==> flow/design.v <==
module pokey_advanced (
    input clk,               
    input enable_179mhz,     
    input reset_n,           
    input [3:0] addr,        
    input [7:0] din,         
    input we,                
    output reg audio_pwm     
);
    reg [7:0] audf [0:3];  
    reg [7:0] audc [0:3];  
    reg [7:0] audctl;      
    reg [3:0]  poly4;
    reg [4:0]  poly5;
    reg [16:0] poly17; 
    reg [15:0] counter [0:3]; 
    reg [3:0]  chan_out;    
    reg [4:0] count_64k;    
    reg [6:0] count_15k;    
    reg tick_64khz;
    reg tick_15khz;
    always @(posedge clk) begin
        tick_64khz <= 0;
        tick_15khz <= 0;
        if (!reset_n) begin
            count_64k <= 0;
            count_15k <= 0;
        end else if (enable_179mhz) begin
            if (count_64k == 27) begin  
                count_64k <= 0;
                tick_64khz <= 1;
            end else begin
                count_64k <= count_64k + 1;
            end
            if (count_15k == 113) begin  
                count_15k <= 0;
                tick_15khz <= 1;
            end else begin
                count_15k <= count_15k + 1;
            end
        end
    end
    always @(posedge clk) begin
        if (!reset_n) begin
            audctl <= 0;
            audc[0]<=0; audc[1]<=0; audc[2]<=0; audc[3]<=0;
            audf[0]<=0; audf[1]<=0; audf[2]<=0; audf[3]<=0;
        end else if (we) begin
            case (addr)
                0: audf[0] <= din;
                1: audc[0] <= din;
                2: audf[1] <= din;
                3: audc[1] <= din;
                4: audf[2] <= din;
                5: audc[2] <= din;
                6: audf[3] <= din;
                7: audc[3] <= din;
                8: audctl <= din;
            endcase
        end
    end
    wire p4_next = !(poly4[3] ^ poly4[2]);
    wire p5_next = !(poly5[4] ^ poly5[2]);
    wire p17_next = !(poly17[16] ^ poly17[4]);
    always @(posedge clk) begin
        if (!reset_n) begin
            poly4 <= 4'b1011;
            poly5 <= 5'b10101;
            poly17 <= 17'b10101010101010101;
        end else if (enable_179mhz) begin
            poly4 <= {poly4[2:0], p4_next};
            poly5 <= {poly5[3:0], p5_next};
            poly17 <= {poly17[15:0], p17_next};
        end
    end
    wire link_12 = audctl[4];
    wire link_34 = audctl[3];
    wire use_15khz = audctl[0];  
    integer i;
    reg channel_tick;  
    always @(posedge clk) begin
        if (!reset_n) begin
            counter[0] <= 0; counter[1] <= 0; counter[2] <= 0; counter[3] <= 0;
            chan_out <= 0;
        end else
        for (i=0; i<4; i=i+1) begin
            channel_tick = (use_15khz) ? tick_15khz : tick_64khz;
            if (i == 0 && audctl[6]) channel_tick = enable_179mhz;
            if (i == 2 && audctl[5]) channel_tick = enable_179mhz;
            if (channel_tick) begin
                if (!((i==1 && link_12) || (i==3 && link_34))) begin
                    if (counter[i] == 0) begin
                        if (i==0 && link_12) 
                            counter[i] <= {audf[1], audf[0]}; 
                        else if (i==2 && link_34) 
                            counter[i] <= {audf[3], audf[2]}; 
                        else 
                            counter[i] <= audf[i];
                        case (audc[i][7:5])
                            3'b000: chan_out[i] <= poly17[16] && poly5[4];  
                            3'b001: chan_out[i] <= poly5[4];                
                            3'b010: chan_out[i] <= poly17[16] && poly5[4]; 
                            3'b011: chan_out[i] <= poly5[4];               
                            3'b100: chan_out[i] <= poly17[16];              
                            3'b101: chan_out[i] <= ~chan_out[i];            
                            3'b110: chan_out[i] <= poly17[16];             
                            3'b111: chan_out[i] <= ~chan_out[i];            
                        endcase
                    end else begin
                        counter[i] <= counter[i] - 1;
                    end
                end
            end
        end
    end
    reg [5:0] mixed_audio; 
    integer k;
    always @(*) begin
        mixed_audio = 0;
        for (k=0; k<4; k=k+1) begin
            if (chan_out[k]) begin
                mixed_audio = mixed_audio + audc[k][3:0];
            end
        end
    end
    reg [5:0] pwm_counter;
    always @(posedge clk) begin
        if (!reset_n) begin
            pwm_counter <= 0;
            audio_pwm <= 0;
        end else begin
            pwm_counter <= pwm_counter + 1;
            audio_pwm <= (pwm_counter < mixed_audio);
        end
    end
endmodule
==> flow/config.mk <==
export PLATFORM = sky130hd
export DESIGN_NAME = pokey_advanced
export DESIGN_NICKNAME = pokey_advanced
export VERILOG_FILES = /design/flow/design.v
export SDC_FILE = /design/flow/constraint.sdc
export NUM_CORES = 4
export LEC_CHECK = 0
export ABC_AREA = 0
export CAP_MARGIN = 40
export CELL_PAD_IN_SITES_DETAIL_PLACEMENT = 2
export CORE_MARGIN = 2
export CORE_UTILIZATION = 17
export CTS_CLUSTER_DIAMETER = 206
export CTS_CLUSTER_SIZE = 16
export GPL_ROUTABILITY_DRIVEN = 1
export PLACE_DENSITY_LB_ADDON = 0.09
export SETUP_SLACK_MARGIN = 0.0
export SLEW_MARGIN = 20
==> flow/constraint.sdc <==
create_clock -name core_clock -period 7.83 [get_ports {clk}]
set_input_delay 1.5660 -clock core_clock [delete_from_list [all_inputs] [get_ports {clk}]]
set_output_delay 1.5660 -clock core_clock [all_outputs]
set_load 0.01 [all_outputs]
run.sh (not shown) runs the stock make flow with config.mk's settings and CLKGATE_MAP_FILE=.
The first run finished with timing, DRC and antenna clean.
Next try:
==> flow/config.mk (replaced) <==
export PLATFORM = sky130hd
export DESIGN_NAME = pokey_advanced
export DESIGN_NICKNAME = pokey_advanced
export VERILOG_FILES = /design/flow/design.v
export SDC_FILE = /design/flow/constraint.sdc
export NUM_CORES = 4
export LEC_CHECK = 0
export CAP_MARGIN = 20
export CORE_MARGIN = 2
export CORE_UTILIZATION = 66
export SLEW_MARGIN = 20
==> flow/constraint.sdc (replaced) <==
create_clock -name core_clock -period 3.95 [get_ports {clk}]
set_input_delay 0.7900 -clock core_clock [delete_from_list [all_inputs] [get_ports {clk}]]
set_output_delay 0.7900 -clock core_clock [all_outputs]
set_load 0.01 [all_outputs]
What happened:
- The changed run completed and failed the layout checks on negative setup slack
- critical path depth goes up by 1
- die area goes down by 73%
- first-iteration DRC count goes up to 2.7 times its value
- worst setup slack got worse by 3000 ps
- core utilization goes up by 56 points

========
run 1:
// pokey_advanced: RTL as listed in full above, without the edits since
make LEC_CHECK=0 CAP_MARGIN=20 CORE_MARGIN=2 CORE_UTILIZATION=40 PLACE_DENSITY_LB_ADDON=0.17 SLEW_MARGIN=0 finish   # period 6.0 ns
Run 1 ended with every stage complete and zero timing, DRC or antenna violations.
Modified inputs, run 2 compared to run 1
Settings: PLACE_DENSITY_LB_ADDON: 0.17 -> unset; SLEW_MARGIN: 0 -> 20; CORE_UTILIZATION: 40 -> 72; the clock period (ns, I/O delays scaled along): 6.0 -> 5.2.
## What came out
- Compared with run 1, run 2 shows a lower die outline height.
- Diff run 1 -> run 2 | clock tree cell share of total cell area | increase of 0.28 points
- Taking run 1 as the reference, in run 2 portion of total power attributed to the clock network rose by 0.2 points; wire length of the first global-routing pass rose by 1.0%; via count rose by about 8%; final standard cell area without fillers fell by about 1.3%; wire length reported by the detailed router rose by 470 um.
- Summary: worst setup slack, run 2 worse than run 1
- In the metrics for run 2 and run 1, the one carrying the higher clock power is run 2.
- Of run 2 and run 1, run 1 shows the lower share of the core filled with cells in the final layout, with run 2 above it.
- Total power after layout: run 2 vs run 1 up 16%
#### Input delta (run 3 over run 2)
Settings: changing CORE_UTILIZATION from 72 to 66; setting SETUP_SLACK_MARGIN to 1.12 for the first time; changing the clock period (ns, I/O delays scaled along) from 5.2 to 4.39.
Results
- From the logs: run 3 reached the end of the flow and failed the layout checks with negative setup slack.
- No stage failed in run 2, and the final checks on the layout all came back clean.
- Run 3 against run 2: share of the clock period used by the worst path +7.6 points, area of combinational cells with multiple inputs +1.6%.
- Compared to run 2, run 3 shows a narrower setup margin.
- NOTE: floorplan utilization in run 3 falls short of that of run 2
- For run 3, the group drawing the most power was sequential cells, unlike run 2, where it was the clock network.
- In the flow results for run 2 and run 3, the post-placement worst setup slack is larger on run 2.
- Looking at run 2 and run 3, the worst hold slack is a wash.
- Summary of run 3 over run 2: max capacitance violation total roughly the same, time the final worst path needs with I/O delays and setup decreased 0.43 ns.
> inputs changed (run 3 -> run 4)
Settings: CORE_UTILIZATION now 50, was 66; SETUP_SLACK_MARGIN no longer set, was 1.12; ABC_AREA now 1, previously not set; the clock period (ns, I/O delays scaled along) now 4.01, was 4.39.
Inverter count went up by more than 100% going from run 3 to run 4. Run 4 was carried through to the last stage, and its layout satisfied the timing, DRC and antenna checks. Run 4 vs. run 3: total power saw an increase; leakage power total saw an increase; depth of the most critical reg-to-reg path saw an increase. Diff run 3 -> run 4 | clock group power | increase of about 10%. Ratio of final minimum period to clock period: run 4 and run 3 compared, higher one is run 3.
Input-level comparison between run 5 and run 4:
Settings: CORE_UTILIZATION now 68, was 50; CORE_ASPECT_RATIO now 0.5, previously not set; ABC_AREA no longer set, was 1; TNS_END_PERCENT now 20, previously not set; the clock period (ns, I/O delays scaled along) now 6.0, was 4.01.
Results
NOTE: clock power share in run 5 exceeds that of run 4. Re chip area estimate from yosys synthesis: run 4 was higher than run 5. Initial core utilization: run 5 vs run 4 up 20 points. Run 5: count of cell types in the netlist higher than run 4. Run 4 -> run 5: maximum number of buffers from clock root to sink delta 0, exact match. Setup slack: run 5 vs run 4 up 0.57 ns.
#### Input delta (run 6 over run 5)
Settings: a deleted CORE_ASPECT_RATIO that had been 0.5; a deleted TNS_END_PERCENT that had been 20; a change of CORE_UTILIZATION from 68 to 65; a change of the clock period (ns, I/O delays scaled along) from 6.0 to 3.62.
## What came out
| run 6 | all stages done | FAIL | negative setup slack |. Going from run 5 to run 6, number of stages on the worst setup path shrank by a few percent. Compared with run 5, run 6 shows a higher global placement routability congestion. [compare] base=run 5 new=run 6: setup slack shrank by 1.56 ns; data required time of the worst path shrank by 2.37 ns; placeable core region grew by 710 sq um; utilization shrank by 1.9 points; wire length on met1 shrank by 1.4%. Comparing run 5 against run 6, there is no change at all in number of synthesized flops with an enable pin. Sequential group share of total power, run 5 and run 6, higher one = run 5. Run 6 -> run 5: via count flat. When run 6 is set beside run 5, its total power turns out to be 67% larger.
Power and IR drop assume default switching activity.
